===== flow/design.v =====
module AXI_MASTER(
    input ACLK,
    input ARESETN,
    input              AWREADY,
    output reg         AWVALID,
    output reg [31:0]  AWADDR,
    input              WREADY,
    output reg         WVALID,
    output reg [31:0]  WDATA,
    output reg [3:0 ]  WSTRB,
    input              BVALID,
    input      [1:0]   BRESP,
    output reg         BREADY,
    output reg         READY,
    input              ARREADY,
    output reg         ARVALID,
    output reg [31:0]  ARADDR,
    input               RREADY,
    output reg          RVALID,
    input      [31:0]   RDATA,
    input      [31:0]  C_ADRR,
    input      [31:0]  C_DATA,
    input              C_VALID,
    input              C_VALID_R,
    input      [31:0]  C_ADRR_R,
    output     [31:0]  C_DATA_READ,
    input      [3:0 ]  C_STRB
    );
    parameter   AW_IDLE     =    2'b01;
    parameter   AW_VALID    =    2'b10;
    reg      [1:0 ]  AW_STATE, AW_NEXT_STATE;
    reg      [31:0]  AW_DATA;
    always @(posedge ACLK or negedge ARESETN) begin
        if (!ARESETN) begin
            AW_STATE <= AW_IDLE;
        end
        else begin
            AW_STATE <= AW_NEXT_STATE;
        end    
    end
    always @(negedge ACLK) begin
        if (!ARESETN) begin
            AW_NEXT_STATE <= AW_IDLE;
            AWVALID       <= 0;
            AWADDR        <= 0;
        end
        else begin
            case (AW_STATE)
                AW_IDLE : begin
                    AWVALID <= 0;
                    if (C_VALID) begin
                        AW_NEXT_STATE <= AW_VALID;
                        AW_DATA <= C_ADRR;
                    end
                end
                AW_VALID : begin
                    AWVALID <= 1;
                    AWADDR <= AW_DATA;
                    if ( AWVALID && AWREADY ) begin
                        AW_NEXT_STATE <= AW_IDLE;
                         AWVALID <= 0;
                    end
                end
            endcase
        end
    end
    parameter   W_IDLE     =    2'b01;
    parameter   W_VALID    =    2'b10;
    reg      [1:0 ] W_STATE, W_NEXT_STATE;
    reg      [31:0] W_DATA;
    reg      [3: 0] W_STRB;
        always @(posedge ACLK or negedge ARESETN) begin
        if (!ARESETN) begin
            W_STATE     <= W_IDLE;
        end
        else begin
            W_STATE     <= W_NEXT_STATE;
        end    
    end
    always @(negedge ACLK) begin
        if (!ARESETN) begin
            W_NEXT_STATE <= W_IDLE;
            WVALID       <= 0;
            WDATA        <= 0;
            WSTRB        <= 0;
        end
        else begin
            case (W_STATE)
                W_IDLE : begin
                    WVALID   <= 0;
                    if (C_VALID) begin
                        W_NEXT_STATE <= W_VALID;
                        W_DATA  <= C_DATA;
                        W_STRB  <= C_STRB;
                    end
                end
                W_VALID : begin
                    WVALID   <= 1;
                    WDATA    <= W_DATA;
                    WSTRB    <= W_STRB;
                    if (WVALID && WREADY) begin
                        W_NEXT_STATE <= W_IDLE;
                        WVALID   <= 0;
                    end
                end
            endcase
        end
    end
    parameter   B_IDLE     =    2'b01;
    parameter   B_VALID    =    2'b10;
    reg      [1:0] B_STATE, B_NEXT_STATE;
    reg      [1:0] B_DATA;
    always @(posedge ACLK or negedge ARESETN) begin
        if (!ARESETN) begin
            B_STATE      <= B_IDLE;
        end
        else begin
            B_STATE      <= B_NEXT_STATE;
        end    
    end
    always @(negedge ACLK) begin
        if (!ARESETN) begin
            B_NEXT_STATE <= B_IDLE;
            BREADY       <= 0;
            READY        <= 0;
        end
        else begin
            case (B_STATE)
                B_IDLE : begin
                    BREADY   <= 0;
                    if (WVALID) begin
                        B_NEXT_STATE <= B_VALID;
                    end
                end
                B_VALID : begin
                    BREADY   <= 1;
                    if (BVALID && BREADY) begin
                        B_NEXT_STATE <= B_IDLE;
                        B_DATA       <= BRESP;
                        READY        <= 1'b1;
                    end
                end
            endcase
        end
    end
    parameter   AR_IDLE     =    2'b01;
    parameter   AR_VALID    =    2'b10;
    reg         [1:0]  AR_STATE, AR_NEXT_STATE;          
    reg         [31:0] AR_ADDR_SAVE_DATA;
    always @(posedge ACLK or negedge ARESETN) begin
        if (!ARESETN) begin
            AR_STATE <= AR_IDLE;
        end
        else begin
            AR_STATE <= AR_NEXT_STATE;
        end
    end
    always @(negedge ACLK) begin
        if (!ARESETN) begin
            AR_NEXT_STATE <= AR_IDLE;
            AR_ADDR_SAVE_DATA <= 0;
            ARVALID <= 0;
        end
        else begin
            case(AR_STATE)
                AR_IDLE : begin
                    ARVALID <= 0;
                    if(C_VALID_R) begin
                        AR_NEXT_STATE <= AR_VALID;
                        AR_ADDR_SAVE_DATA <= C_ADRR_R;
                    end
                end
                AR_VALID : begin
                    ARVALID <= 1;
                    ARADDR <= AR_ADDR_SAVE_DATA;
                    if(ARVALID && ARREADY) begin
                        AR_NEXT_STATE <= AR_IDLE;
                        ARVALID <= 0;
                    end
                end
            endcase
        end
    end
    parameter   R_IDLE      =   3'b001;
    parameter   R_VALID     =   3'b010;
    parameter   R_SAVE      =   3'b100;
    reg             [2:0]  R_STATE, R_NEXT_STATE;
    reg             [31:0] R_SAVE_DATA;
    reg             [31:0] R_MASTER_DATA;
    assign C_DATA_READ = R_MASTER_DATA;
    always @(posedge ACLK or negedge ARESETN) begin
        if(!ARESETN)begin
            R_STATE <= R_IDLE;
        end
        else begin
            R_STATE <= R_NEXT_STATE;
        end
    end
    always @(negedge ACLK) begin
        if(!ARESETN)begin
            R_NEXT_STATE <= R_IDLE;
            R_SAVE_DATA <= 0;
            RVALID <= 0;
        end
        else begin
            case(R_STATE)
                R_IDLE : begin
                    RVALID <= 0;
                    R_MASTER_DATA <= R_SAVE_DATA;
                    if(C_VALID_R) begin
                        R_NEXT_STATE <= R_VALID;
                    end
                end
                R_VALID : begin
                    RVALID <= 1;
                    if(RVALID && RREADY) begin
                        R_NEXT_STATE <= R_SAVE;
                        RVALID <= 0;
                    end
                end
                R_SAVE : begin
                    R_SAVE_DATA <= RDATA;
                    if(!RVALID) begin
                        R_NEXT_STATE <= R_IDLE;
                    end
                end
            endcase
        end
    end
endmodule
module AXI_SLAVE(
    input ACLK,
    input ARESETN,
    output reg        AWREADY,
    input             AWVALID,
    input      [31:0] AWADDR,
    output reg        WREADY,
    input             WVALID,
    input      [31:0] WDATA,
    input      [3:0 ] WSTRB,
    output reg       BVALID,
    output reg [1:0] BRESP,
    input            BREADY,
    output reg       ARREADY,
    input            ARVALID,
    input     [31:0] ARADDR,
    output reg      RREADY,
    input           RVALID,
    output  [31:0]  RDATA
    );
    parameter   AW_IDLE     =    2'b01;
    parameter   AW_VALID    =    2'b10;
    reg      [1:0 ]  AW_STATE, AW_NEXT_STATE;
    reg      [31:0]  AW_ADDR_SAVE_DATA;
    always @(posedge ACLK or negedge ARESETN) begin
        if (!ARESETN) begin
            AW_STATE <= AW_IDLE;
        end
        else begin
            AW_STATE <= AW_NEXT_STATE;
        end    
    end
    always @(negedge ACLK) begin
        if (!ARESETN) begin
            AW_NEXT_STATE <= AW_IDLE;
            AWREADY       <= 0;
            AW_ADDR_SAVE_DATA <= 0;
        end
        else begin
            case (AW_STATE)
                AW_IDLE : begin
                    AWREADY <= 0;
                    if (AWVALID) begin
                        AW_NEXT_STATE <= AW_VALID;
                    end
                end
                AW_VALID : begin
                    AWREADY <= 1;
                    if ( AWVALID && AWREADY ) begin
                        AW_NEXT_STATE <= AW_IDLE;
                        AW_ADDR_SAVE_DATA <= AWADDR;
                        AWREADY       <= 0;
                    end
                end
            endcase
        end
    end
    parameter   W_IDLE     =    3'b001;
    parameter   W_VALID    =    3'b010;
    parameter   W_SAVE     =    3'b100;
    reg      [2:0]  W_STATE, W_NEXT_STATE;
    reg      [31:0] W_SAVE_DATA;
    reg      [3:0]  W_STRB_REG;
    reg      [7:0] slave_mem [0:31];
    wire     [31:0] W_ADDR0 = AW_ADDR_SAVE_DATA;
    wire     [31:0] W_ADDR1 = AW_ADDR_SAVE_DATA + 32'd1;
    wire     [31:0] W_ADDR2 = AW_ADDR_SAVE_DATA + 32'd2;
    wire     [31:0] W_ADDR3 = AW_ADDR_SAVE_DATA + 32'd3;
        always @(posedge ACLK or negedge ARESETN) begin
            if(!ARESETN) begin
                W_STATE <= W_IDLE;
            end
            else begin
                W_STATE <= W_NEXT_STATE;
            end
        end
    always @(negedge ACLK) begin
        if (!ARESETN) begin
            W_NEXT_STATE <= W_IDLE;
            W_SAVE_DATA  <= 0;
            W_STRB_REG        <= 0;
            WREADY       <= 0;
        end
        else begin
            case (W_STATE)
                W_IDLE : begin
                    WREADY   <= 0;
                    if (WVALID) begin
                        W_NEXT_STATE <= W_VALID;
                    end
                end
                W_VALID : begin
                    WREADY   <= 1;
                    if (WVALID && WREADY) begin
                        WREADY   <= 0;
                        W_NEXT_STATE <= W_SAVE;
                        W_SAVE_DATA  <= WDATA;
                        W_STRB_REG <= WSTRB;
                    end
                end
                W_SAVE : begin
                    if(W_STRB_REG[0] && W_ADDR0 < 32) begin
                    slave_mem[W_ADDR0[4:0]] <= W_SAVE_DATA[7:0];     
                    end
                    if(W_STRB_REG[1] && W_ADDR1 < 32) begin
                    slave_mem[W_ADDR1[4:0]] <= W_SAVE_DATA[15:8];    
                    end
                    if(W_STRB_REG[2] && W_ADDR2 < 32) begin
                    slave_mem[W_ADDR2[4:0]] <= W_SAVE_DATA[23:16];   
                    end
                    if(W_STRB_REG[3] && W_ADDR3 < 32) begin
                    slave_mem[W_ADDR3[4:0]] <= W_SAVE_DATA[31:24];   
                    end
                    if (!WREADY) begin
                        W_NEXT_STATE <= W_IDLE;
                    end
                end
            endcase
        end
    end
    parameter   B_IDLE     =    2'b01;
    parameter   B_VALID    =    2'b10;
    reg      [1:0] B_STATE, B_NEXT_STATE;
    reg      [1:0] B_DATA;
    always @(posedge ACLK or negedge ARESETN) begin
        if (!ARESETN) begin
            B_STATE      <= B_IDLE;
        end
        else begin
            B_STATE      <= B_NEXT_STATE;
        end    
    end
    always @(negedge ACLK) begin
        if (!ARESETN) begin
            B_NEXT_STATE <= B_IDLE;
            BVALID       <= 0;
            B_DATA       <= 0;
            BRESP        <= 0;
        end
        else begin
            case (B_STATE)
                B_IDLE : begin
                    BVALID   <= 0;
                    if (WVALID && WREADY) begin
                        B_NEXT_STATE <= B_VALID;
                        BRESP <= 2'b00;
                    end
                end
                B_VALID : begin
                    BVALID   <= 1;
                    if (BVALID && BREADY) begin
                        B_NEXT_STATE <= B_IDLE;
                    end
                end
            endcase
        end
    end
    parameter   AR_IDLE     =   2'b01;
    parameter   AR_VALID    =   2'b10;
    reg         [1:0]  AR_STATE, AR_NEXT_STATE;
    reg         [31:0] AR_ADDR_SAVE_DATA;
    always @(posedge ACLK or negedge ARESETN) begin
        if(!ARESETN) begin
            AR_STATE <= AR_IDLE;
        end
        else begin
            AR_STATE <= AR_NEXT_STATE;
        end
    end
    always @(negedge ACLK) begin
        if(!ARESETN) begin
            AR_NEXT_STATE <= AR_IDLE;
            AR_ADDR_SAVE_DATA <= 0;
            ARREADY <= 0;
        end
        else begin
            case(AR_STATE)
                AR_IDLE : begin
                    ARREADY <= 0;
                    if(ARVALID)begin
                        AR_NEXT_STATE <= AR_VALID;
                        AR_ADDR_SAVE_DATA <= ARADDR;
                    end
                end
                AR_VALID : begin
                    ARREADY <= 1;
                    if(ARVALID && ARREADY) begin
                        AR_NEXT_STATE <= AR_IDLE;
                        ARREADY <= 0;
                    end
                end
            endcase
        end
    end
    parameter   R_IDLE      =   3'b001;
    parameter   R_VALID     =   3'b010;
    parameter   R_SAVE      =   3'b010;
    reg             [2:0]  R_STATE, R_NEXT_STATE;
    reg             [31:0] R_SAVE_DATA;
    wire     [31:0] R_ADDR0 = AR_ADDR_SAVE_DATA;
    wire     [31:0] R_ADDR1 = AR_ADDR_SAVE_DATA + 32'd1;
    wire     [31:0] R_ADDR2 = AR_ADDR_SAVE_DATA + 32'd2;
    wire     [31:0] R_ADDR3 = AR_ADDR_SAVE_DATA + 32'd3;
    wire     [7:0]  R_BYTE0 = (R_ADDR0 < 32) ? slave_mem[R_ADDR0[4:0]] : 8'd0;
    wire     [7:0]  R_BYTE1 = (R_ADDR1 < 32) ? slave_mem[R_ADDR1[4:0]] : 8'd0;
    wire     [7:0]  R_BYTE2 = (R_ADDR2 < 32) ? slave_mem[R_ADDR2[4:0]] : 8'd0;
    wire     [7:0]  R_BYTE3 = (R_ADDR3 < 32) ? slave_mem[R_ADDR3[4:0]] : 8'd0;
    assign RDATA = R_SAVE_DATA;   
    always @(posedge ACLK or negedge ARESETN) begin
        if(!ARESETN) begin
            R_STATE <= R_IDLE;
        end
        else begin
            R_STATE <= R_NEXT_STATE;
        end
    end
    always @(negedge ACLK or negedge ARESETN) begin
        if(!ARESETN) begin
            R_NEXT_STATE <= R_IDLE;
            RREADY <= 0;
        end
        else begin
            case(R_STATE)
                R_IDLE : begin
                RREADY <= 0;
                    if(RVALID) begin
                        R_NEXT_STATE <= R_VALID;
                    end
                end
                R_VALID: begin
                RREADY <= 1;
                    if (RVALID && RREADY) begin
                        R_SAVE_DATA <= {R_BYTE3, R_BYTE2, R_BYTE1, R_BYTE0};
                        RREADY <= 0;
                        R_NEXT_STATE <= R_IDLE;
                    end
                end
            endcase
        end
    end
endmodule
module AXI_LITE_PROJ #(
    parameter   ADDRESS     =   32,
    parameter   DATA_WIDTH  =   32
)
(
    input                   clk,
    input                   reset_n,
    input      [31:0]       C_ADRR,
    input      [31:0]       C_DATA,
    input                   C_VALID,
    input                   C_VALID_R,
    input      [31:0]       C_ADRR_R,
    output     [31:0]       C_DATA_READ,
    input      [3:0 ]       C_STRB,
    output reg              READY_S
);
 wire                       S_AWREADY;
 wire                       M_AWVALID;
 wire          [31: 0]      M_AWADDR;
 wire                       S_WREADY;
 wire                       M_WVALID;
 wire          [31: 0]      M_WDATA;
 wire                       S_BVALID;
 wire          [1 : 0]      S_BRESP;
 wire                       M_BREADY;
 wire                       S_ARREADY;
 wire                       M_ARVALID;
 wire          [31: 0]      M_ARADDR;
 wire                       S_RREADY;
 wire                       M_RVALID;
 wire          [31: 0]      S_RDATA;
 wire          [3 : 0]      M_WSTRB;
 wire                       READY;
always @(*) READY_S = READY;
 AXI_MASTER            AXI_M(
    .ACLK(clk),
    .ARESETN(reset_n),
    .AWREADY(S_AWREADY),
    .AWVALID(M_AWVALID),
    .AWADDR(M_AWADDR),
    .WREADY(S_WREADY),
    .WVALID(M_WVALID),
    .WDATA(M_WDATA),
    .WSTRB(M_WSTRB),
    .BVALID(S_BVALID),
    .BRESP(S_BRESP),
    .BREADY(M_BREADY),
    .READY(READY),
    .ARREADY(S_ARREADY),
    .ARVALID(M_ARVALID),
    .ARADDR(M_ARADDR),
    .RREADY(S_RREADY),
    .RVALID(M_RVALID),
    .RDATA(S_RDATA),
    .C_ADRR(C_ADRR),
    .C_DATA(C_DATA),
    .C_VALID(C_VALID),
    .C_VALID_R(C_VALID_R),
    .C_ADRR_R(C_ADRR_R),
    .C_DATA_READ(C_DATA_READ),
    .C_STRB(C_STRB)
    );
AXI_SLAVE               AXI_S(
    .ACLK(clk),
    .ARESETN(reset_n),
    .AWREADY(S_AWREADY),
    .AWVALID(M_AWVALID),
    .AWADDR(M_AWADDR),
    .WREADY(S_WREADY),
    .WVALID(M_WVALID),
    .WDATA(M_WDATA),
    .WSTRB(M_WSTRB),
    .BVALID(S_BVALID),
    .BRESP(S_BRESP),
    .BREADY(M_BREADY),
    .ARREADY(S_ARREADY),
    .ARVALID(M_ARVALID),
    .ARADDR(M_ARADDR),
    .RREADY(S_RREADY),
    .RVALID(M_RVALID),
    .RDATA(S_RDATA)
    );
endmodule

===== flow/run.sh =====
#!/bin/bash
# the make line also repeats each setting of config.mk as NAME=value (left out here)
make -C /OpenROAD-flow-scripts/flow DESIGN_CONFIG=/design/flow/config.mk WORK_HOME=/design/flow/orfs CLKGATE_MAP_FILE= finish

===== flow/config.mk =====
export PLATFORM = sky130hd
export DESIGN_NAME = AXI_LITE_PROJ
export DESIGN_NICKNAME = AXI_LITE_PROJ
export VERILOG_FILES = /design/flow/design.v
export SDC_FILE = /design/flow/constraint.sdc
export NUM_CORES = 4
export LEC_CHECK = 0
export CAP_MARGIN = 20
export CORE_MARGIN = 2
export CORE_UTILIZATION = 38
export PLACE_DENSITY = 0.6
export SLEW_MARGIN = 20

===== flow/constraint.sdc =====
create_clock -name core_clock -period 9.48 [get_ports {clk}]
set_input_delay 1.8960 -clock core_clock [delete_from_list [all_inputs] [get_ports {clk}]]
set_output_delay 1.8960 -clock core_clock [all_outputs]
set_load 0.01 [all_outputs]

==> flow_summary.json, run 1 <==
{
  "status": "timing/DRC/antenna clean",
  "dr.pass1.iters": 7,
  "first_global_vias": 38520,
  "yosysTopAreaCell": "edfxtp_1",
  "switchingPower_uw": 2582,
  "synthCells": 3997,
  "htreeDepth": 3,
  "initCoreUtil_pct": 38.38,
  "worst_setup_path_end_kind": "flip-flop",
  "post_synth_mux_area_share_pct": 27.75,
  "power.density_mw_per_mm2": 156.8,
  "die_y_um": 349.6,
  "most_common_cell": "nand2_1",
  "top_cells_by_area": "edfxtp_1 (28%), mux4_2 (16%), dfxtp_1 (12%)",
  "compound_area_share_pct": 10.92,
  "p_seq_uw": 3500,
  "hold_viol": 0,
  "rrSetupSlack_ns": 1.17,
  "netlist_top_cells_count": "nand2_1 (558), mux2i_1 (446), edfxtp_1 (420), mux4_2 (320), clkbuf_1 (268)",
  "leakage_uw": 0.02137,
  "cp_max_fo": 8,
  "relSlewSlack_pct": 22.75,
  "slew_violations": 0,
  "syn_nets": 4123,
  "ys_types": 94,
  "path_buffers": 6,
  "io_buffers": 136,
  "grt_usage_pct": 26.73,
  "crit_top_cell": "buf_4",
  "drv_cap": 0,
  "critPathKind": "input port to flip-flop",
  "cp_top_family": "buffers and inverters",
  "xor_share_pct": 1.351,
  "path_cells": "buf_4 -> nor4bb_1 -> buf_4 -> o311ai_0 -> a2111oi_1 -> buf_4 -> and4_1 -> nand4b_1 -> buf_4 -> buf_4 -> nor2_1 -> buf_4 -> nand2_1 -> o221a_1",
  "ys_cells": 3997,
  "drtIter0Drc": 5085,
  "cp-endpoint": "AXI_S.slave_mem[22][7]$_DFFE_NP_",
  "cts_buffer_depth": 3,
  "peakVddDrop_uv": 147.9,
  "edf_count": 420,
  "clk_pin_slew_ns": 0.03,
  "place_congestion": 0.9757,
  "remaining_drc_errors": 0,
  "final_util_pct": 46.82,
  "rows": 126,
  "synth.logic.top_family": "multiplexers",
  "setup_viol": 0,
  "numCtsBuffers": 83,
  "crit_required_ns": 5.15,
  "cts_tree": "built",
  "wl_um": 166700,
  "comb_area_mm2": 0.02533,
  "worst-r2r-cell-count": 13,
  "grt_pass1_wl_um": 244100,
  "yosys_warnings": 3,
  "core_mm2": 0.1182,
  "rr_startpoint": "AXI_S.W_STATE[1]$_DFF_PN0_",
  "ys.flops": 707,
  "die_width_um": 349.6,
  "simple_gate_area_share_pct": 14.86,
  "finClkSkew_ns": 0.07215,
  "p_clk_share_pct": 51.6,
  "vias": 39250,
  "die_area_mm2": 0.1222,
  "synthFlopType": "edfxtp_1",
  "dp_hpwl_um": 110000,
  "reg2reg_to": "AXI_S.slave_mem[22][7]$_DFFE_NP_",
  "antenna_left": 0,
  "comb_power_uw": 699,
  "syn_avg_cell_area_um2": 11.35,
  "worst_slack_ns": 0.3991,
  "cts.sinks": 707,
  "fillers": 11000,
  "grt_overflow_total": 0,
  "fin_area_mm2": 0.05535,
  "tightest_slew_ns": 1.159,
  "area_delta_synth_final_pct": 21.97,
  "power.share.sequential_pct": 40.3,
  "syn_area_mm2": 0.04538,
  "tool_warnings": 725,
  "hold_buffers": 0,
  "swShare_pct": 29.75,
  "grt_max_degree": 199,
  "place_area_mm2": 0.04998,
  "power_uw": 8681,
  "adder_share_pct": 0.6065,
  "synthArstFlopShare_pct": 3.536,
  "viasPerCell": 6.152,
  "antenna_cells": 0,
  "hold_ws_ns": 0.4134,
  "hold_end": "AXI_M.R_MASTER_DATA[6]$_DFFE_NP_",
  "whs_path_depth": 0,
  "regArea_mm2": 0.01852,
  "critPathArrivalTime_ns": 4.75,
  "ys_seq_share_pct": 40.75,
  "yosys_area_mm2": 0.04538,
  "start_kind": "input port",
  "io_pins": 137,
  "hold_class": "flip-flop to flip-flop",
  "antenna_found_initial": 1,
  "clkLatencyLatePin_ns": 0.69,
  "comb_power_share_pct": 8.1,
  "p_clk_uw": 4480,
  "avgRoutedWirePerCell_um": 26.13,
  "dp_slack_ns": -0.2668,
  "cts-resized-gates": 0,
  "postCtsSetupRepairBufs": 0,
  "path_depth": 14,
  "clockRootBuffer": "clkbuf_16",
  "rsz0062_at_grt": "false",
  "max_stage_delay_ns": 0.40,
  "synth.top_cell.area_share_pct": 27.79,
  "critPathSlowestCell": "a2111oi_1",
  "p_int_uw": 6099,
  "startpoint": "reset_n",
  "min_from": "AXI_M.R_SAVE_DATA[6]$_SDFFE_NN0P_",
  "final_nets": 4904,
  "largestPowerGroup": "the clock network"
}
## per-stage QoR
| stage | instances | setup TNS [ns] |
|---|---|---|
| floorplan | 3997 | -0.06874 |
| global placement | 5547 | -31.37 |
| detailed placement | 5547 | -58.46 |
| CTS | 6379 | 0 |
| global route | 6379 | 0 |
| finish | 6379 | 0 |
## layer usage
layer	vias to the layer above	track usage, %	share of wire, %
met5	-	0	0
met4	0	14.49	5.5
met3	567	10.09	13
met2	2776	39.83	43
met1	18910	33.48	38
li1	17000	-	-
## cell type report
| cell class | count | area share (%) |
|---|---|---|
| clock buffer | 86 | 3.888 |
| clock inverter | 747 | 5.805 |
| inverter | 50 | 0.3413 |
| multi-input combinational | 2861 | 45.76 |
| sequential | 707 | 33.45 |
| tap | 1536 | 3.472 |
| timing repair buffer | 392 | 7.283 |
==> inputs of run 2 (changes only) <==
ABC_AREA = 1   (was not set)
CAP_MARGIN = 10   (was 20)
CELL_PAD_IN_SITES_DETAIL_PLACEMENT = 1   (was not set)
CELL_PAD_IN_SITES_GLOBAL_PLACEMENT = 3   (was not set)
CORE_MARGIN = 4   (was 2)
CORE_UTILIZATION = 41   (was 38)
CTS_CLUSTER_DIAMETER = 300   (was not set)
GPL_TIMING_DRIVEN = 1   (was not set)
HOLD_SLACK_MARGIN = -0.03   (was not set)
PLACE_DENSITY = 0.53   (was 0.6)
TNS_END_PERCENT = 80   (was not set)
clock period = 12.1 ns   (was 9.48 ns; I/O delays follow)
==> flow_summary.json, run 2 <==
{
  "status": "timing/DRC/antenna clean",
  "hold_class": "flip-flop to flip-flop",
  "grt_max_degree": 171,
  "path_cells": "clkbuf_8 -> nand2_1 -> nor2_1 -> nand3_1 -> nor2_1 -> nand2_1 -> nor2_1 -> nand2_1 -> nor2_2 -> nand3_4 -> nor2_8 -> nand2_2 -> nand4_1",
  "hold_ws_ns": 0.4104,
  "clockRootBuffer": "clkbuf_16",
  "cts-resized-gates": 0,
  "largestPowerGroup": "the clock network",
  "critPathKind": "input port to flip-flop",
  "power_uw": 8082,
  "tool_warnings": 732,
  "dr.pass1.iters": 6,
  "clk_pin_slew_ns": 0.04,
  "grt_overflow_total": 0,
  "io_buffers": 136,
  "ys.flops": 707,
  "worst_setup_path_end_kind": "flip-flop",
  "most_common_cell": "nand2_1",
  "setup_viol": 0,
  "core_mm2": 0.1201,
  "max_stage_delay_ns": 0.60,
  "start_kind": "input port",
  "switchingPower_uw": 3042,
  "dp_hpwl_um": 163000,
  "hold_end": "AXI_M.ARADDR[6]$_DFFE_NP_",
  "yosys_area_mm2": 0.04973,
  "rsz0062_at_grt": "false",
  "fillers": 15530,
  "viasPerCell": 5.887,
  "syn_area_mm2": 0.04973,
  "vias": 54490,
  "area_delta_synth_final_pct": 15.35,
  "adder_share_pct": 0.5536,
  "cts_tree": "built",
  "ys_seq_share_pct": 37.20,
  "fin_setup_tns_ns": 0,
  "finClkSkew_ns": 0.07230,
  "reg2reg_to": "AXI_S.slave_mem[4][2]$_DFFE_NP_",
  "comb_power_share_pct": 20.6,
  "critPathArrivalTime_ns": 5.27,
  "cts.sinks": 707,
  "synthFlopType": "edfxtp_1",
  "yosysTopAreaCell": "edfxtp_1",
  "ys_types": 55,
  "die_area_mm2": 0.1269,
  "worst-r2r-cell-count": 13,
  "die_width_um": 356.3,
  "die_y_um": 356.3,
  "slew_violations": 0,
  "path_depth": 13,
  "swShare_pct": 37.64,
  "grt_usage_pct": 37.81,
  "crit_required_ns": 6.37,
  "hold_buffers": 0,
  "peakVddDrop_uv": 138.9,
  "syn_avg_cell_area_um2": 7.066,
  "p_seq_uw": 2890,
  "whs_path_depth": 0,
  "first_global_vias": 55420,
  "cp-endpoint": "AXI_S.slave_mem[4][2]$_DFFE_NP_",
  "initCoreUtil_pct": 41.39,
  "rows": 127,
  "comb_area_mm2": 0.02687,
  "comb_power_uw": 1660,
  "min_from": "AXI_M.AR_ADDR_SAVE_DATA[6]$_SDFFE_NN0P_",
  "rr_startpoint": "AXI_S.W_STATE[1]$_DFF_PN0_",
  "antenna_left": 0,
  "critPathSlowestCell": "nor2_8",
  "xor_share_pct": 1.391,
  "dp_slack_ns": 0.4705,
  "numCtsBuffers": 87,
  "drv_cap": 0,
  "rrSetupSlack_ns": 2.28,
  "p_clk_uw": 3520,
  "final_nets": 7711,
  "path_buffers": 1,
  "regArea_mm2": 0.01851,
  "wl_um": 245100,
  "post_synth_mux_area_share_pct": 2.717,
  "drtIter0Drc": 6155,
  "compound_area_share_pct": 7.886,
  "io_pins": 137,
  "postCtsSetupRepairBufs": 0,
  "p_int_uw": 5040,
  "syn_nets": 7163,
  "netlist_top_cells_count": "nand2_1 (2102), nand3_1 (808), nor2_1 (668), inv_1 (518), o21ai_0 (481)",
  "cp_max_fo": 21,
  "synthCells": 7037,
  "place_congestion": 0.9593,
  "relSlewSlack_pct": 25.65,
  "cts_buffer_depth": 3,
  "clkLatencyLatePin_ns": 0.71,
  "place_area_mm2": 0.05212,
  "synth.top_cell.area_share_pct": 25.36,
  "startpoint": "reset_n",
  "power.share.sequential_pct": 35.8,
  "p_clk_share_pct": 43.6,
  "grt_pass1_wl_um": 359100,
  "cp_top_family": "simple AND/OR/NAND/NOR gates",
  "power.density_mw_per_mm2": 140.9,
  "top_cells_by_area": "edfxtp_1 (25%), nand2_1 (16%), dfxtp_1 (11%)",
  "synthArstFlopShare_pct": 3.536,
  "simple_gate_area_share_pct": 41.18,
  "leakage_uw": 0.02684,
  "ys_cells": 7037,
  "antenna_found_initial": 10,
  "fin_area_mm2": 0.05736,
  "yosys_warnings": 3,
  "worst_slack_ns": 1.091,
  "synth.logic.top_family": "simple AND/OR/NAND/NOR gates",
  "edf_count": 420,
  "remaining_drc_errors": 0,
  "hold_viol": 0,
  "avgRoutedWirePerCell_um": 26.47,
  "tightest_slew_ns": 1.115,
  "htreeDepth": 3
}
run 2: area by class of cell:
type	count	area share, %
Timing Repair Buffer	301	4.758
Clock inverter	737	5.283
Multi-Input combinational cell	5278	46.85
Clock buffer	93	3.852
Tap cell	1612	3.516
Inverter	527	3.468
Sequential cell	707	32.27
Antenna cell	2	0.008726
run 2: layer usage:
metal  wire length [µm]  global-route usage, %  share of wire, %
met1             100200                  48.92                41
met2             106500                  57.06                43
met3              26050                  11.99                11
met4              12220                  18.58               5.0
met5                 26                      0             0.011
run 2: per-stage QoR:
step,util (%),cells
after global routing,47.74,9255
after CTS,47.74,9255
after detailed placement,43.38,8426
after floorplan,-,7037
after global placement,43.38,8426
final,47.75,9257
==> inputs of run 3 (changes only) <==
ABC_AREA = 0   (was 1)
CAP_MARGIN = 20   (was 10)
CELL_PAD_IN_SITES_DETAIL_PLACEMENT = not set   (was 1)
CELL_PAD_IN_SITES_GLOBAL_PLACEMENT = 0   (was 3)
CORE_ASPECT_RATIO = 1.03   (was not set)
CORE_MARGIN = 2   (was 4)
CORE_UTILIZATION = 59   (was 41)
CTS_CLUSTER_DIAMETER = 215   (was 300)
GPL_ROUTABILITY_DRIVEN = 1   (was not set)
GPL_TIMING_DRIVEN = not set   (was 1)
HOLD_SLACK_MARGIN = not set   (was -0.03)
MIN_ROUTING_LAYER = met1   (was not set)
PLACE_DENSITY = not set   (was 0.53)
SETUP_SLACK_MARGIN = 0.58   (was not set)
TNS_END_PERCENT = 5   (was 80)
clock period = 6.42 ns   (was 12.1 ns; I/O delays follow)
==> flow_summary.json, run 3 <==
{
  "status": "complete, but fails checks",
  "failed_checks": "negative setup slack",
  "avgRoutedWirePerCell_um": 28.78,
  "area_delta_synth_final_pct": 23.03,
  "die_width_um": 277.3,
  "syn_nets": 4123,
  "p_seq_uw": 5170,
  "ys.flops": 707,
  "yosys_warnings": 3,
  "peakVddDrop_uv": 251.4,
  "simple_gate_area_share_pct": 14.86,
  "synth.top_cell.area_share_pct": 27.79,
  "grt_overflow_total": 0,
  "syn_area_mm2": 0.04538,
  "io_pins": 137,
  "worst_setup_path_end_kind": "flip-flop",
  "hold_viol": 0,
  "first_global_vias": 40880,
  "cts_buffer_depth": 3,
  "drv_cap": 0,
  "critPathSlowestCell": "mux2_4",
  "start_kind": "input port",
  "comb_power_uw": 1050,
  "largestPowerGroup": "the clock network",
  "top_cells_by_area": "edfxtp_1 (28%), mux4_2 (16%), dfxtp_1 (12%)",
  "htreeDepth": 3,
  "yosys_area_mm2": 0.04538,
  "antenna_found_initial": 2,
  "dp_hpwl_um": 113600,
  "p_int_uw": 9014,
  "tool_warnings": 729,
  "crit_required_ns": 3.65,
  "path_buffers": 5,
  "initCoreUtil_pct": 59.39,
  "hold_class": "flip-flop to flip-flop",
  "ys_seq_share_pct": 40.75,
  "wl_um": 168100,
  "io_buffers": 136,
  "rr_startpoint": "AXI_S.W_STATE[1]$_DFF_PN0_",
  "remaining_drc_errors": 0,
  "yosysTopAreaCell": "edfxtp_1",
  "compound_area_share_pct": 10.92,
  "synthCells": 3997,
  "final_nets": 4907,
  "core_mm2": 0.07642,
  "ys_types": 94,
  "die_area_mm2": 0.07916,
  "hold_buffers": 0,
  "p_clk_uw": 6750,
  "most_common_cell": "nand2_1",
  "finClkSkew_ns": 0.07765,
  "synthFlopType": "edfxtp_1",
  "relSlewSlack_pct": 18.48,
  "dp.cells": 5002,
  "grt_max_degree": 145,
  "reg2reg_to": "AXI_S.slave_mem[10][3]$_DFFE_NP_",
  "critPathKind": "input port to flip-flop",
  "min_from": "AXI_M.R_SAVE_DATA[12]$_SDFFE_NN0P_",
  "xor_share_pct": 1.351,
  "numCtsBuffers": 82,
  "die_y_um": 285.5,
  "grt_pass1_wl_um": 247600,
  "path_depth": 14,
  "vias": 40390,
  "critPathArrivalTime_ns": 3.84,
  "antenna_cells": 0,
  "leakage_uw": 0.02184,
  "syn_avg_cell_area_um2": 11.35,
  "path_cells": "buf_8 -> nor4bb_4 -> buf_4 -> and2_4 -> nand3_2 -> nor4b_4 -> nand4_4 -> buf_12 -> buf_4 -> nor4_4 -> buf_12 -> mux2i_1 -> mux2i_1 -> mux2_4",
  "cts.sinks": 707,
  "max_stage_delay_ns": 0.30,
  "viasPerCell": 6.913,
  "post_synth_mux_area_share_pct": 27.75,
  "rows": 103,
  "fin_setup_tns_ns": -24.03,
  "switchingPower_uw": 3962,
  "clkLatencyLatePin_ns": 0.71,
  "cp_top_family": "simple AND/OR/NAND/NOR gates",
  "cts_tree": "built",
  "place_congestion": 1.008,
  "ys_cells": 3997,
  "worst_slack_ns": -0.1880,
  "cp_max_fo": 10,
  "hold_ws_ns": 0.4074,
  "slew_violations": 0,
  "clk_pin_slew_ns": 0.05,
  "final_cells": 5843,
  "dr.pass1.iters": 9,
  "rsz0062_at_grt": "true",
  "grt_usage_pct": 41.75,
  "power.share.sequential_pct": 39.8,
  "rrSetupSlack_ns": 0.02,
  "startpoint": "reset_n",
  "final_util_pct": 73.07,
  "netlist_top_cells_count": "nand2_1 (558), mux2i_1 (446), edfxtp_1 (420), mux4_2 (320), clkbuf_1 (268)",
  "synth.logic.top_family": "multiplexers",
  "whs_path_depth": 0,
  "edf_count": 420,
  "tightest_slew_ns": 1.223,
  "drtIter0Drc": 5729,
  "cp-endpoint": "AXI_S.slave_mem[10][3]$_DFFE_NP_",
  "swShare_pct": 30.53,
  "synthArstFlopShare_pct": 3.536,
  "setup_viol": 348,
  "clockRootBuffer": "clkbuf_16",
  "power.density_mw_per_mm2": 232.4,
  "worst-r2r-cell-count": 13,
  "antenna_left": 0,
  "p_clk_share_pct": 52.1,
  "comb_power_share_pct": 8.1,
  "hold_end": "AXI_M.R_MASTER_DATA[12]$_DFFE_NP_",
  "power_uw": 12980,
  "adder_share_pct": 0.6065
}
run 3: what timing repair did:
| action | 4_1_cts | 5_1_grt |
|---|---|---|
| setup endpoints to repair | 765 | 709 |
| setup buffers | 7 | 3 |
| pin swaps | 38 | 38 |
| gates resized | 147 | 50 |
run 3: area by class of cell:
cell class                 instances  area [µm²]
multi-input combinational       2861       26110
fill                            5100       20580
sequential                       707       18540
timing repair buffer             396        4320
clock inverter                   747        3346
clock buffer                      85        2095
tap                              997        1247
inverter                          50       187.7
run 3: per-layer routing:
metal | vias to the layer above | GRT usage [%] | part of all wire (%)
met2 | 3197 | 62.31 | 44
met5 | - | 0 | 0.011
met4 | 2 | 22.77 | 5.5
met3 | 686 | 19.44 | 15
li1 | 17000 | - | -
met1 | 19500 | 50.30 | 35
run 3: metrics by stage:
stage | area [µm²] | setup WS (ns)
2_1_floorplan | 45700 | -0.5817
3_3_place_gp | 49700 | -0.9827
3_5_place_dp | 49710 | -0.9115
4_1_cts | 55600 | -0.1829
5_1_grt | 55840 | -0.2440
6_report | 55840 | -0.1880
==> inputs of run 4 (changes only) <==
ABC_AREA = not set   (was 0)
CELL_PAD_IN_SITES_GLOBAL_PLACEMENT = 3   (was 0)
CORE_ASPECT_RATIO = not set   (was 1.03)
CORE_MARGIN = 7   (was 2)
CORE_UTILIZATION = 40   (was 59)
CTS_CLUSTER_DIAMETER = not set   (was 215)
CTS_CLUSTER_SIZE = 69   (was not set)
GPL_ROUTABILITY_DRIVEN = not set   (was 1)
MAX_ROUTING_LAYER = met5   (was not set)
MIN_ROUTING_LAYER = not set   (was met1)
PLACE_DENSITY = 0.6   (was not set)
SETUP_SLACK_MARGIN = 0.2   (was 0.58)
TNS_END_PERCENT = not set   (was 5)
clock period = 10.0 ns   (was 6.42 ns; I/O delays follow)
==> flow_summary.json, run 4 <==
{
  "status": "timing/DRC/antenna clean",
  "drtIter0Drc": 4747,
  "hold_end": "AXI_M.R_MASTER_DATA[4]$_DFFE_NP_",
  "first_global_vias": 40800,
  "ys_seq_share_pct": 40.75,
  "ys_cells": 3997,
  "max_stage_delay_ns": 0.35,
  "swShare_pct": 30.15,
  "relSlewSlack_pct": 16.45,
  "comb_area_mm2": 0.02536,
  "xor_share_pct": 1.351,
  "synthCells": 3997,
  "ys.flops": 707,
  "top_cells_by_area": "edfxtp_1 (28%), mux4_2 (16%), dfxtp_1 (12%)",
  "startpoint": "reset_n",
  "cp-endpoint": "AXI_S.slave_mem[20][7]$_DFFE_NP_",
  "crit_top_cell": "buf_4",
  "vias": 40080,
  "rows": 123,
  "finClkSkew_ns": 0.07130,
  "ys_types": 94,
  "rrSetupSlack_ns": 1.21,
  "postCtsSetupRepairBufs": 0,
  "drv_cap": 0,
  "die_area_mm2": 0.1231,
  "dr.pass1.iters": 8,
  "wl_um": 193300,
  "antenna_left": 0,
  "worst-r2r-cell-count": 13,
  "cts.sinks": 707,
  "hold_buffers": 0,
  "yosys_warnings": 3,
  "critPathKind": "input port to flip-flop",
  "clkLatencyLatePin_ns": 0.70,
  "die_y_um": 350.8,
  "cts_buffer_depth": 3,
  "min_from": "AXI_M.R_SAVE_DATA[4]$_SDFFE_NN0P_",
  "synthArstFlopShare_pct": 3.536,
  "grt_overflow_total": 0,
  "final_util_pct": 49.51,
  "syn_area_mm2": 0.04538,
  "yosysTopAreaCell": "edfxtp_1",
  "io_pins": 137,
  "area_delta_synth_final_pct": 22.71,
  "power.density_mw_per_mm2": 150.5,
  "edf_count": 420,
  "power.share.sequential_pct": 39.7,
  "yosys_area_mm2": 0.04538,
  "grt_max_degree": 134,
  "fillers": 10280,
  "whs_path_depth": 0,
  "reg2reg_to": "AXI_S.slave_mem[20][7]$_DFFE_NP_",
  "syn_avg_cell_area_um2": 11.35,
  "core_mm2": 0.1125,
  "power_uw": 8379,
  "dp_hpwl_um": 132900,
  "tightest_slew_ns": 1.253,
  "avgRoutedWirePerCell_um": 30.30,
  "clockRootBuffer": "clkbuf_16",
  "largestPowerGroup": "the clock network",
  "synth.top_cell.area_share_pct": 27.79,
  "compound_area_share_pct": 10.92,
  "netlist_top_cells_count": "nand2_1 (558), mux2i_1 (446), edfxtp_1 (420), mux4_2 (320), clkbuf_1 (268)",
  "worst_slack_ns": 0.3862,
  "p_int_uw": 5852,
  "initCoreUtil_pct": 40.34,
  "crit_required_ns": 5.38,
  "final_nets": 4930,
  "clk_pin_slew_ns": 0.03,
  "comb_power_uw": 679,
  "remaining_drc_errors": 0,
  "switchingPower_uw": 2527,
  "path_cells": "buf_6 -> nor4bb_2 -> buf_4 -> o311ai_0 -> buf_4 -> a2111oi_1 -> buf_4 -> nand4_1 -> and4bb_1 -> buf_12 -> buf_4 -> a32oi_1 -> o211ai_1 -> buf_4",
  "synth.logic.top_family": "multiplexers",
  "worst_setup_path_end_kind": "flip-flop",
  "syn_nets": 4123,
  "adder_share_pct": 0.6065,
  "peakVddDrop_uv": 127.8,
  "comb_power_share_pct": 8.1,
  "p_clk_uw": 4380,
  "synthFlopType": "edfxtp_1",
  "cts_tree": "built",
  "post_synth_mux_area_share_pct": 27.75,
  "rsz0062_at_grt": "false",
  "grt_usage_pct": 30.55,
  "grt_pass1_wl_um": 276400,
  "leakage_uw": 0.02157,
  "critPathArrivalTime_ns": 4.99,
  "start_kind": "input port",
  "htreeDepth": 3,
  "cts-resized-gates": 0,
  "path_buffers": 7,
  "dp_slack_ns": -0.2064,
  "hold_class": "flip-flop to flip-flop",
  "cp_top_family": "buffers and inverters",
  "rr_startpoint": "AXI_S.W_STATE[1]$_DFF_PN0_",
  "setup_viol": 0,
  "p_clk_share_pct": 52.2,
  "tool_warnings": 725,
  "place_congestion": 0.9670,
  "io_buffers": 136,
  "cp_max_fo": 13,
  "simple_gate_area_share_pct": 14.86,
  "most_common_cell": "nand2_1",
  "slew_violations": 0,
  "numCtsBuffers": 86,
  "regArea_mm2": 0.01851,
  "die_width_um": 350.8,
  "antenna_found_initial": 7,
  "path_depth": 14,
  "hold_viol": 0,
  "critPathSlowestCell": "and4bb_1",
  "viasPerCell": 6.280,
  "p_seq_uw": 3330
}
==> run 4: final cells by class <==
class | instances | share of cell area, %
Tap cell | 1500 | 3.370
Timing Repair Buffer | 415 | 7.555
Antenna cell | 11 | 0.04942
Sequential cell | 707 | 33.24
Multi-Input combinational cell | 2861 | 45.54
Clock buffer | 91 | 3.992
Clock inverter | 747 | 5.915
Inverter | 50 | 0.3370
==> run 4: metrics by stage <==
stage | hold slack [ns] | cells | area [µm²] | setup TNS (ns)
floorplan | 0.4081 | 3997 | 45410 | 0
global placement | 0.4121 | 5534 | 50120 | -20.60
global route | 0.4258 | 6371 | 55670 | 0
CTS | 0.4198 | 6371 | 55650 | 0
detailed placement | 0.4155 | 5534 | 50140 | -10.57
finish | 0.4172 | 6382 | 55690 | 0
==> run 4: layer usage <==
metal / GRT usage, % / part of all wire [%] / vias up
met4: 14.58 / 4.7 / 2
met5: 0 / 0.0067 / -
met2: 45.83 / 44 / 2509
met1: 37.91 / 39 / 19910
met3: 13.21 / 13 / 580
li1: - / - / 17080
==> inputs of run 5 (changes only) <==
ABC_AREA = 0   (was not set)
CAP_MARGIN = 40   (was 20)
CORE_ASPECT_RATIO = 0.56   (was not set)
CORE_MARGIN = 2   (was 7)
CTS_CLUSTER_SIZE = 50   (was 69)
GPL_ROUTABILITY_DRIVEN = 1   (was not set)
MAX_ROUTING_LAYER = not set   (was met5)
PLACE_DENSITY = not set   (was 0.6)
PLACE_DENSITY_LB_ADDON = 0.19   (was not set)
SETUP_SLACK_MARGIN = not set   (was 0.2)
SLEW_MARGIN = 30   (was 20)
clock period = 7.69 ns   (was 10.0 ns; I/O delays follow)
==> flow_summary.json, run 5 <==
{
  "status": "complete, but fails checks",
  "failed_checks": "negative setup slack",
  "die_area_mm2": 0.1163,
  "min_from": "AXI_M.R_SAVE_DATA[12]$_SDFFE_NN0P_",
  "clkLatencyLatePin_ns": 0.70,
  "grt_pass1_wl_um": 284900,
  "worst_setup_path_end_kind": "flip-flop",
  "syn_area_mm2": 0.04538,
  "p_int_uw": 7477,
  "adder_share_pct": 0.6065,
  "viasPerCell": 6.308,
  "setup_viol": 34,
  "wl_um": 202200,
  "final_util_pct": 50.93,
  "p_clk_share_pct": 51.4,
  "peakVddDrop_uv": 157.2,
  "reg2reg_to": "AXI_S.slave_mem[11][3]$_DFFE_NP_",
  "slew_violations": 0,
  "synthFlopType": "edfxtp_1",
  "vias": 40630,
  "core_mm2": 0.1125,
  "path_depth": 15,
  "io_pins": 137,
  "startpoint": "reset_n",
  "top_cells_by_area": "edfxtp_1 (28%), mux4_2 (16%), dfxtp_1 (12%)",
  "swShare_pct": 30.50,
  "hold_end": "AXI_M.R_MASTER_DATA[12]$_DFFE_NP_",
  "initCoreUtil_pct": 40.36,
  "simple_gate_area_share_pct": 14.86,
  "comb_power_uw": 922,
  "most_common_cell": "nand2_1",
  "hold_buffers": 0,
  "yosys_area_mm2": 0.04538,
  "numCtsBuffers": 78,
  "drtIter0Drc": 5836,
  "crit_top_cell": "buf_12",
  "remaining_drc_errors": 0,
  "comb_power_share_pct": 8.6,
  "crit_required_ns": 4.28,
  "power.share.sequential_pct": 40.1,
  "critPathSlowestCell": "or3b_4",
  "yosysTopAreaCell": "edfxtp_1",
  "cts_tree": "built",
  "syn_avg_cell_area_um2": 11.35,
  "largestPowerGroup": "the clock network",
  "cp_max_fo": 8,
  "edf_count": 420,
  "antenna_found_initial": 7,
  "rsz0062_at_grt": "true",
  "ys_cells": 3997,
  "p_clk_uw": 5530,
  "fillers": 10260,
  "ys_seq_share_pct": 40.75,
  "io_buffers": 136,
  "relSlewSlack_pct": 39.25,
  "synth.top_cell.area_share_pct": 27.79,
  "cts.sinks": 707,
  "critPathKind": "input port to flip-flop",
  "ys_types": 94,
  "worst-r2r-cell-count": 14,
  "compound_area_share_pct": 10.92,
  "leakage_uw": 0.02229,
  "dp_hpwl_um": 141200,
  "dr.pass1.iters": 8,
  "power.density_mw_per_mm2": 187.8,
  "cp_top_family": "simple AND/OR/NAND/NOR gates",
  "synthArstFlopShare_pct": 3.536,
  "xor_share_pct": 1.351,
  "synth.logic.top_family": "multiplexers",
  "path_buffers": 7,
  "start_kind": "input port",
  "drv_cap": 0,
  "path_cells": "buf_6 -> nor4bb_4 -> buf_4 -> buf_12 -> and2_4 -> and4_1 -> or3b_4 -> nor4_4 -> buf_6 -> buf_12 -> buf_4 -> nand4_2 -> buf_12 -> mux2i_1 -> mux2_4",
  "max_stage_delay_ns": 0.39,
  "dp_slack_ns": -0.7533,
  "switchingPower_uw": 3281,
  "cp-endpoint": "AXI_S.slave_mem[11][3]$_DFFE_NP_",
  "area_delta_synth_final_pct": 26.20,
  "p_seq_uw": 4310,
  "netlist_top_cells_count": "nand2_1 (558), mux2i_1 (446), edfxtp_1 (420), mux4_2 (320), clkbuf_1 (268)",
  "hold_viol": 0,
  "worst_slack_ns": -0.05154,
  "die_y_um": 256.1,
  "rows": 92,
  "clockRootBuffer": "clkbuf_16",
  "tightest_slew_ns": 0.9112,
  "cts_buffer_depth": 3,
  "grt_overflow_total": 0,
  "finClkSkew_ns": 0.06739,
  "yosys_warnings": 3,
  "first_global_vias": 38970,
  "ys.flops": 707,
  "clk_pin_slew_ns": 0.05,
  "htreeDepth": 3,
  "grt_max_degree": 147,
  "die_width_um": 454.1,
  "critPathArrivalTime_ns": 4.33,
  "grt_usage_pct": 34.31,
  "place_congestion": 1.015,
  "avgRoutedWirePerCell_um": 31.39,
  "syn_nets": 4123,
  "rr_startpoint": "AXI_S.W_STATE[2]$_DFF_PN0_",
  "fin_setup_tns_ns": -0.4765,
  "rrSetupSlack_ns": 0.26,
  "final_nets": 4998,
  "antenna_left": 0,
  "tool_warnings": 729,
  "post_synth_mux_area_share_pct": 27.75,
  "synthCells": 3997,
  "hold_class": "flip-flop to flip-flop",
  "whs_path_depth": 0
}
==> run 5: metal layers <==
metal / vias up / share of wire (%) / track usage [%]
met4: 10 / 2.0 / 8.176
met5: - / 0.17 / 1.521
met1: 20100 / 44 / 50.15
met2: 2971 / 36 / 40.38
li1: 17220 / - / -
met3: 333 / 18 / 22.07
==> run 5: final cells by class <==
| class | count | area, µm² | area share (%) |
|---|---|---|---|
| diodes | 3 | 7.507 | 0.01311 |
| clock buffers | 88 | 2105 | 3.674 |
| clock inverters | 737 | 3167 | 5.529 |
| inverters | 50 | 188.9 | 0.3299 |
| multi-input cells | 2861 | 25950 | 45.31 |
| flip-flops and latches | 707 | 18520 | 32.33 |
| well taps | 1504 | 1882 | 3.286 |
| repair buffers | 491 | 5456 | 9.527 |
==> run 5: stage by stage <==
step	hold slack, ns	cell area (µm²)	instances	total power, µW
finish	0.4119	57270	6441	10760
global route	0.4100	57270	6438	11420
CTS	0.4186	56800	6423	10890
detailed placement	0.4139	51480	5595	5810
global placement	0.4117	51350	5587	5800
floorplan	0.4081	45830	3997	5455
==> run 5: timing repair <==
item / 4_1_cts / 5_1_grt
gates cloned: 0 / 1
resized: 4 / 64
endpoints found under the setup margin: 10 / 352
pin swaps: 5 / 8
setup buffers: 4 / 10
==> inputs of run 6 (changes only) <==
ABC_AREA = 1   (was 0)
CAP_MARGIN = 25   (was 40)
CELL_PAD_IN_SITES_GLOBAL_PLACEMENT = not set   (was 3)
CORE_ASPECT_RATIO = 1.02   (was 0.56)
CTS_CLUSTER_SIZE = 56   (was 50)
GPL_ROUTABILITY_DRIVEN = not set   (was 1)
PLACE_DENSITY = 0.63   (was not set)
PLACE_DENSITY_LB_ADDON = not set   (was 0.19)
SLEW_MARGIN = 20   (was 30)
clock period = 5.31 ns   (was 7.69 ns; I/O delays follow)
==> flow_summary.json, run 6 <==
{
  "p_clk_uw": 8090,
  "power_uw": 18550,
  "switchingPower_uw": 6812,
  "p_int_uw": 11730,
  "core_mm2": 0.1233,
  "start_kind": "input port",
  "synthFlopType": "edfxtp_1",
  "path_buffers": 7,
  "antenna_found_initial": 5,
  "most_common_cell": "nand2_1",
  "path_depth": 13,
  "synthArstFlopShare_pct": 3.536,
  "die_y_um": 360.1,
  "synth.logic.top_family": "simple AND/OR/NAND/NOR gates",
  "wl_um": 222000,
  "final_nets": 7927,
  "max_stage_delay_ns": 0.39,
  "viasPerCell": 5.746,
  "setup_viol": 421,
  "numCtsBuffers": 86,
  "syn_avg_cell_area_um2": 7.066,
  "htreeDepth": 3,
  "hold_buffers": 0,
  "hold_viol": 0,
  "critPathKind": "input port to flip-flop",
  "min_from": "AXI_M.R_SAVE_DATA[5]$_SDFFE_NN0P_",
  "cp_top_family": "buffers and inverters",
  "syn_nets": 7163,
  "largestPowerGroup": "the clock network",
  "edf_count": 420,
  "rsz0062_at_grt": "true",
  "cts.sinks": 707,
  "xor_share_pct": 1.391,
  "yosys_warnings": 3,
  "syn_area_mm2": 0.04973,
  "antenna_left": 0,
  "power.density_mw_per_mm2": 301.9,
  "cts_buffer_depth": 3,
  "yosys_area_mm2": 0.04973,
  "grt_max_degree": 182,
  "worst_setup_path_end_kind": "flip-flop",
  "whs_path_depth": 0,
  "ys.flops": 707,
  "clk_pin_slew_ns": 0.03,
  "ys_cells": 7037,
  "rr_startpoint": "AXI_S.W_STATE[0]$_DFF_PN1_",
  "avgRoutedWirePerCell_um": 23.30,
  "clkLatencyLatePin_ns": 0.69,
  "clockRootBuffer": "clkbuf_16",
  "cp_max_fo": 15,
  "cp-endpoint": "AXI_S.slave_mem[19][4]$_DFFE_NP_",
  "fin_area_mm2": 0.06144,
  "top_cells_by_area": "edfxtp_1 (25%), nand2_1 (16%), dfxtp_1 (11%)",
  "comb_power_uw": 3900,
  "hold_end": "AXI_M.R_MASTER_DATA[5]$_DFFE_NP_",
  "simple_gate_area_share_pct": 41.18,
  "rrSetupSlack_ns": -0.14,
  "adder_share_pct": 0.5536,
  "critPathArrivalTime_ns": 3.25,
  "status": "complete, but fails checks",
  "remaining_drc_errors": 0,
  "worst_slack_ns": -0.1918,
  "reg2reg_to": "AXI_S.slave_mem[14][7]$_DFFE_NP_",
  "grt_overflow_total": 0,
  "leakage_uw": 0.02895,
  "place_congestion": 1.011,
  "peakVddDrop_uv": 313.9,
  "comb_power_share_pct": 21.0,
  "drtIter0Drc": 7558,
  "path_cells": "buf_6 -> buf_12 -> buf_6 -> nand3_1 -> nor4_2 -> buf_4 -> nand2_1 -> buf_4 -> nor2_1 -> buf_4 -> nand2_1 -> nand4_1 -> buf_12",
  "grt_pass1_wl_um": 323400,
  "p_seq_uw": 6550,
  "failed_checks": "negative setup slack",
  "rows": 130,
  "synth.top_cell.area_share_pct": 25.36,
  "synthCells": 7037,
  "startpoint": "reset_n",
  "tool_warnings": 732,
  "io_buffers": 136,
  "ys_seq_share_pct": 37.20,
  "tightest_slew_ns": 1.210,
  "drv_cap": 0,
  "swShare_pct": 36.73,
  "initCoreUtil_pct": 40.33,
  "p_clk_share_pct": 43.6,
  "area_delta_synth_final_pct": 23.55,
  "post_synth_mux_area_share_pct": 2.717,
  "relSlewSlack_pct": 19.08,
  "crit_required_ns": 3.06,
  "finClkSkew_ns": 0.05526,
  "grt_usage_pct": 33.63,
  "io_pins": 137,
  "slew_violations": 0,
  "compound_area_share_pct": 7.886,
  "first_global_vias": 51100,
  "netlist_top_cells_count": "nand2_1 (2102), nand3_1 (808), nor2_1 (668), inv_1 (518), o21ai_0 (481)",
  "ys_types": 55,
  "critPathSlowestCell": "nor4_2",
  "place_area_mm2": 0.05457,
  "hold_class": "flip-flop to flip-flop",
  "vias": 54760,
  "die_area_mm2": 0.1272,
  "die_width_um": 353.1,
  "power.share.sequential_pct": 35.3,
  "cts_tree": "built",
  "dr.pass1.iters": 9,
  "yosysTopAreaCell": "edfxtp_1",
  "dp_hpwl_um": 142700,
  "crit_top_cell": "buf_4",
  "worst-r2r-cell-count": 18
}
## run 6: cell type report
class	count	area, µm²
Fill cell	12230	61860
Multi-Input combinational cell	5278	27460
Sequential cell	707	18500
Timing Repair Buffer	518	5914
Clock inverter	749	3243
Clock buffer	94	2235
Tap cell	1650	2064
Inverter	527	2001
Antenna cell	6	15.01
## run 6: metal layers
metal  up-vias  share of wire (%)  track usage [%]
li1      25110                  -                -
met1     24930                 37            41.75
met2      3765                 42            49.97
met3       954                 13            9.881
met4         4                7.9            23.55
met5         -              0.015                0
## run 6: through the flow
| stage | util [%] | hold WS, ns | instances | TNS [ns] | worst slack, ns |
|---|---|---|---|---|---|
| after floorplan | - | 0.4030 | 7037 | -186.13 | -0.4178 |
| after global placement | 44.26 | 0.4122 | 8623 | -399.65 | -0.9221 |
| after detailed placement | 44.26 | 0.4088 | 8624 | -407.14 | -0.9181 |
| after CTS | 49.67 | 0.4174 | 9520 | -23.06 | -0.1220 |
| after global routing | 49.82 | 0.4263 | 9523 | -140.74 | -0.3795 |
| final | 49.83 | 0.4149 | 9529 | -35.44 | -0.1918 |
## run 6: what timing repair did
action                     CTS  global route
buffers inserted            39             7
resized                     86            74
gates cloned                17             0
pin swaps                   35            27
setup endpoints to repair  518           520
==> inputs of run 7 (changes only) <==
ABC_AREA = not set   (was 1)
CAP_MARGIN = 40   (was 25)
CELL_PAD_IN_SITES_GLOBAL_PLACEMENT = 3   (was not set)
CORE_ASPECT_RATIO = not set   (was 1.02)
CTS_CLUSTER_SIZE = not set   (was 56)
PLACE_DENSITY = not set   (was 0.63)
PLACE_DENSITY_LB_ADDON = 0.13   (was not set)
SETUP_SLACK_MARGIN = 0.43   (was not set)
SLEW_MARGIN = 10   (was 20)
clock period = 7.69 ns   (was 5.31 ns; I/O delays follow)
==> flow_summary.json, run 7 <==
{
  "largestPowerGroup": "the clock network",
  "yosys_warnings": 3,
  "syn_nets": 4123,
  "edf_count": 420,
  "avgRoutedWirePerCell_um": 28.76,
  "first_global_vias": 40240,
  "vias": 39940,
  "tightest_slew_ns": 1.176,
  "antenna_found_initial": 2,
  "peakVddDrop_uv": 169.5,
  "power.share.sequential_pct": 39.7,
  "final_util_pct": 51.58,
  "drtIter0Drc": 4249,
  "critPathKind": "input port to flip-flop",
  "hold_class": "flip-flop to flip-flop",
  "p_seq_uw": 4320,
  "finClkSkew_ns": 0.07360,
  "synth.top_cell.area_share_pct": 27.79,
  "initCoreUtil_pct": 40.34,
  "cts_buffer_depth": 3,
  "viasPerCell": 6.223,
  "place_congestion": 0.9677,
  "die_width_um": 340.8,
  "cp-endpoint": "AXI_S.slave_mem[7][0]$_DFFE_NP_",
  "crit_required_ns": 4.12,
  "worst-r2r-cell-count": 14,
  "io_buffers": 136,
  "drv_cap": 0,
  "grt_max_degree": 163,
  "wl_um": 184600,
  "clockRootBuffer": "clkbuf_16",
  "yosysTopAreaCell": "edfxtp_1",
  "p_clk_share_pct": 52.0,
  "fillers": 9987,
  "cts_tree": "built",
  "worst_setup_path_end_kind": "flip-flop",
  "io_pins": 137,
  "rrSetupSlack_ns": 0.45,
  "xor_share_pct": 1.351,
  "p_int_uw": 7619,
  "post_synth_mux_area_share_pct": 27.75,
  "worst_slack_ns": 0.1159,
  "path_buffers": 7,
  "max_stage_delay_ns": 0.33,
  "top_cells_by_area": "edfxtp_1 (28%), mux4_2 (16%), dfxtp_1 (12%)",
  "path_depth": 15,
  "regArea_mm2": 0.01853,
  "crit_top_cell": "buf_6",
  "cts.sinks": 707,
  "whs_path_depth": 0,
  "final_nets": 4971,
  "remaining_drc_errors": 0,
  "dr.pass1.iters": 6,
  "comb_power_uw": 904,
  "ys.flops": 707,
  "netlist_top_cells_count": "nand2_1 (558), mux2i_1 (446), edfxtp_1 (420), mux4_2 (320), clkbuf_1 (268)",
  "comb_area_mm2": 0.02651,
  "most_common_cell": "nand2_1",
  "cp_max_fo": 8,
  "compound_area_share_pct": 10.92,
  "clkLatencyLatePin_ns": 0.69,
  "critPathArrivalTime_ns": 4.01,
  "core_mm2": 0.1125,
  "rsz0062_at_grt": "true",
  "hold_buffers": 0,
  "area_delta_synth_final_pct": 27.87,
  "adder_share_pct": 0.6065,
  "rr_startpoint": "AXI_S.W_STATE[1]$_DFF_PN0_",
  "synthFlopType": "edfxtp_1",
  "power.density_mw_per_mm2": 187.7,
  "path_cells": "buf_6 -> nor4bb_4 -> buf_6 -> buf_6 -> and2_4 -> and4_1 -> buf_4 -> buf_6 -> buf_6 -> nand4_1 -> nor4_4 -> buf_4 -> nand2_1 -> and2_4 -> o311ai_4",
  "die_y_um": 340.8,
  "critPathSlowestCell": "nor4_4",
  "hold_end": "AXI_M.ARADDR[22]$_DFFE_NP_",
  "hold_viol": 0,
  "p_clk_uw": 5660,
  "grt_overflow_total": 0,
  "swShare_pct": 30.04,
  "rows": 123,
  "ys_types": 94,
  "tool_warnings": 726,
  "switchingPower_uw": 3271,
  "synthArstFlopShare_pct": 3.536,
  "syn_area_mm2": 0.04538,
  "reg2reg_to": "AXI_S.slave_mem[7][0]$_DFFE_NP_",
  "numCtsBuffers": 85,
  "cp_top_family": "simple AND/OR/NAND/NOR gates",
  "grt_usage_pct": 31.02,
  "htreeDepth": 3,
  "setup_viol": 0,
  "relSlewSlack_pct": 21.32,
  "startpoint": "reset_n",
  "start_kind": "input port",
  "status": "timing/DRC/antenna clean",
  "min_from": "AXI_M.AR_ADDR_SAVE_DATA[22]$_SDFFE_NN0P_",
  "ys_cells": 3997,
  "synth.logic.top_family": "multiplexers",
  "dp_slack_ns": -0.7485,
  "comb_power_share_pct": 8.3,
  "simple_gate_area_share_pct": 14.86,
  "leakage_uw": 0.02233,
  "grt_pass1_wl_um": 266000,
  "yosys_area_mm2": 0.04538,
  "synthCells": 3997,
  "slew_violations": 0,
  "syn_avg_cell_area_um2": 11.35,
  "dp_hpwl_um": 129500,
  "die_area_mm2": 0.1162,
  "ys_seq_share_pct": 40.75,
  "antenna_left": 0,
  "clk_pin_slew_ns": 0.03
}
run 7: timing repair:
action	in CTS	in global routing
pin swaps	28	59
resized	77	150
gates cloned	2	3
setup buffers	20	17
setup endpoints to repair	512	512
run 7: cell type report:
cell class | instances | area share (%)
Sequential cell | 707 | 31.92
Clock buffer | 100 | 3.941
Antenna cell | 2 | 0.008624
Multi-Input combinational cell | 2861 | 45.67
Tap cell | 1500 | 3.234
Timing Repair Buffer | 457 | 9.256
Inverter | 50 | 0.3234
Clock inverter | 741 | 5.638
run 7: routing by layer:
layer	wire length (µm)	global-route usage [%]	vias to the layer above
met2	84910	48.86	2381
met3	21760	11.29	462
met1	70130	38.09	19920
met4	7792	13.89	0
met5	0	0	-
li1	-	-	17170
run 7: through the flow:
stage	area, µm²	TNS [ns]	hold WS, ns	total power [µW]	instances
6_report	58030	0	0.4185	10890	6418
4_1_cts	57050	0	0.4205	11060	6393
2_1_floorplan	45890	-39.49	0.4081	5455	3997
5_1_grt	58030	0	0.4257	11550	6416
3_3_place_gp	50700	-273.93	0.4125	5772	5516
3_5_place_dp	50940	-275.97	0.4147	5808	5531
==> inputs of run 8 (changes only) <==
CAP_MARGIN = 20   (was 40)
CELL_PAD_IN_SITES_GLOBAL_PLACEMENT = not set   (was 3)
PLACE_DENSITY = 0.6   (was not set)
PLACE_DENSITY_LB_ADDON = not set   (was 0.13)
SETUP_SLACK_MARGIN = -0.01   (was 0.43)
SLEW_MARGIN = 20   (was 10)
clock period = 9.48 ns   (was 7.69 ns; I/O delays follow)
==> flow_summary.json, run 8 <==
{
  "drtIter0Drc": 5304,
  "io_pins": 137,
  "fin_area_mm2": 0.05519,
  "first_global_vias": 38630,
  "grt_overflow_total": 0,
  "reg2reg_to": "AXI_S.slave_mem[21][1]$_DFFE_NP_",
  "most_common_cell": "nand2_1",
  "antenna_left": 0,
  "crit_required_ns": 5.13,
  "synth.top_cell.area_share_pct": 27.79,
  "setup_viol": 0,
  "switchingPower_uw": 2604,
  "remaining_drc_errors": 0,
  "antenna_cells": 0,
  "p_seq_uw": 3500,
  "dp_slack_ns": -0.2656,
  "worst_slack_ns": 0.4388,
  "whs_path_depth": 0,
  "p_clk_uw": 4380,
  "grt_usage_pct": 28.19,
  "dp_hpwl_um": 110000,
  "fillers": 10180,
  "tool_warnings": 722,
  "clk_pin_slew_ns": 0.03,
  "max_stage_delay_ns": 0.57,
  "p_clk_share_pct": 51.0,
  "synthFlopType": "edfxtp_1",
  "finClkSkew_ns": 0.06802,
  "critPathKind": "input port to flip-flop",
  "die_area_mm2": 0.1162,
  "start_kind": "input port",
  "die_width_um": 340.8,
  "syn_avg_cell_area_um2": 11.35,
  "swShare_pct": 30.35,
  "power_uw": 8579,
  "viasPerCell": 6.160,
  "relSlewSlack_pct": 22.77,
  "path_depth": 11,
  "hold_buffers": 0,
  "use_met2_pct": 41.78,
  "path_cells": "buf_6 -> nor4bb_1 -> buf_4 -> and2_1 -> nand4_1 -> or4_1 -> nor4_4 -> and2_1 -> a21oi_1 -> o21ai_0 -> buf_4",
  "worst-r2r-cell-count": 10,
  "core_mm2": 0.1125,
  "cts_buffer_depth": 3,
  "grt_max_degree": 145,
  "path_buffers": 3,
  "status": "timing/DRC/antenna clean",
  "power.density_mw_per_mm2": 155.4,
  "cp_top_family": "simple AND/OR/NAND/NOR gates",
  "die_y_um": 340.8,
  "wl_um": 166200,
  "yosys_area_mm2": 0.04538,
  "largestPowerGroup": "the clock network",
  "clkLatencyLatePin_ns": 0.73,
  "post_synth_mux_area_share_pct": 27.75,
  "hold_ws_ns": 0.4165,
  "gr-usage-met1_pct": 35.53,
  "cp_max_fo": 8,
  "tightest_slew_ns": 1.158,
  "postCtsSetupRepairBufs": 0,
  "rr_startpoint": "AXI_S.W_STATE[2]$_DFF_PN0_",
  "place_area_mm2": 0.04990,
  "compound_area_share_pct": 10.92,
  "slew_violations": 0,
  "antenna_found_initial": 4,
  "netlist_top_cells_count": "nand2_1 (558), mux2i_1 (446), edfxtp_1 (420), mux4_2 (320), clkbuf_1 (268)",
  "clockRootBuffer": "clkbuf_16",
  "grt-busiest-layer": "met2",
  "cp-endpoint": "AXI_S.slave_mem[21][1]$_DFFE_NP_",
  "top_cells_by_area": "edfxtp_1 (28%), mux4_2 (16%), dfxtp_1 (12%)",
  "ys.flops": 707,
  "yosys_warnings": 3,
  "numCtsBuffers": 83,
  "grt_pass1_wl_um": 245100,
  "cts_tree": "built",
  "rsz0062_at_grt": "false",
  "avgRoutedWirePerCell_um": 26.21,
  "adder_share_pct": 0.6065,
  "initCoreUtil_pct": 40.34,
  "leakage_uw": 0.02130,
  "cts-resized-gates": 0,
  "ys_cells": 3997,
  "power.share.sequential_pct": 40.8,
  "xor_share_pct": 1.351,
  "dr.pass1.iters": 8,
  "syn_nets": 4123,
  "worst_setup_path_end_kind": "flip-flop",
  "min_from": "AXI_M.AR_ADDR_SAVE_DATA[19]$_SDFFE_NN0P_",
  "peakVddDrop_uv": 182.9,
  "rows": 123,
  "comb_power_share_pct": 8.2,
  "ys_types": 94,
  "hold_class": "flip-flop to flip-flop",
  "yosysTopAreaCell": "edfxtp_1",
  "drv_cap": 0,
  "final_cells": 6342,
  "area_delta_synth_final_pct": 21.61,
  "rrSetupSlack_ns": 1.20,
  "hold_viol": 0,
  "dp.cells": 5506,
  "place_congestion": 0.9608,
  "hold_end": "AXI_M.ARADDR[19]$_DFFE_NP_",
  "final_nets": 4899,
  "io_buffers": 136,
  "cts.sinks": 707,
  "ys_seq_share_pct": 40.75,
  "vias": 39070,
  "critPathSlowestCell": "or4_1",
  "gr-usage-met3_pct": 10.83,
  "edf_count": 420,
  "simple_gate_area_share_pct": 14.86,
  "synth.logic.top_family": "multiplexers",
  "comb_power_uw": 703,
  "startpoint": "reset_n",
  "synthArstFlopShare_pct": 3.536,
  "synthCells": 3997,
  "critPathArrivalTime_ns": 4.69,
  "syn_area_mm2": 0.04538,
  "p_int_uw": 5975,
  "htreeDepth": 3
}
[run 8: metrics by stage]
| step | util [%] | TNS, ns |
|---|---|---|
| final | 49.06 | 0 |
| after global routing | 49.06 | 0 |
| after CTS | 49.06 | 0 |
| after detailed placement | 44.35 | -21.47 |
| after global placement | 44.35 | -3.576 |
| after floorplan | - | -0.1366 |
[run 8: layer usage]
metal  vias to the layer above  wire length, µm
met4                         2             8329
met2                      2660            73240
met1                     18860            62130
met3                       527            22530
li1                      17020                -
met5                         -               13
[run 8: final cells by class]
class | instances | area, µm² | share of cell area [%]
Clock buffer | 91 | 2167 | 3.926
Inverter | 50 | 188.9 | 0.3423
Tap cell | 1500 | 1877 | 3.401
Timing Repair Buffer | 387 | 3985 | 7.220
Clock inverter | 746 | 3129 | 5.670
Multi-Input combinational cell | 2861 | 25330 | 45.90
Sequential cell | 707 | 18510 | 33.54
Power and IR drop assume default switching activity.
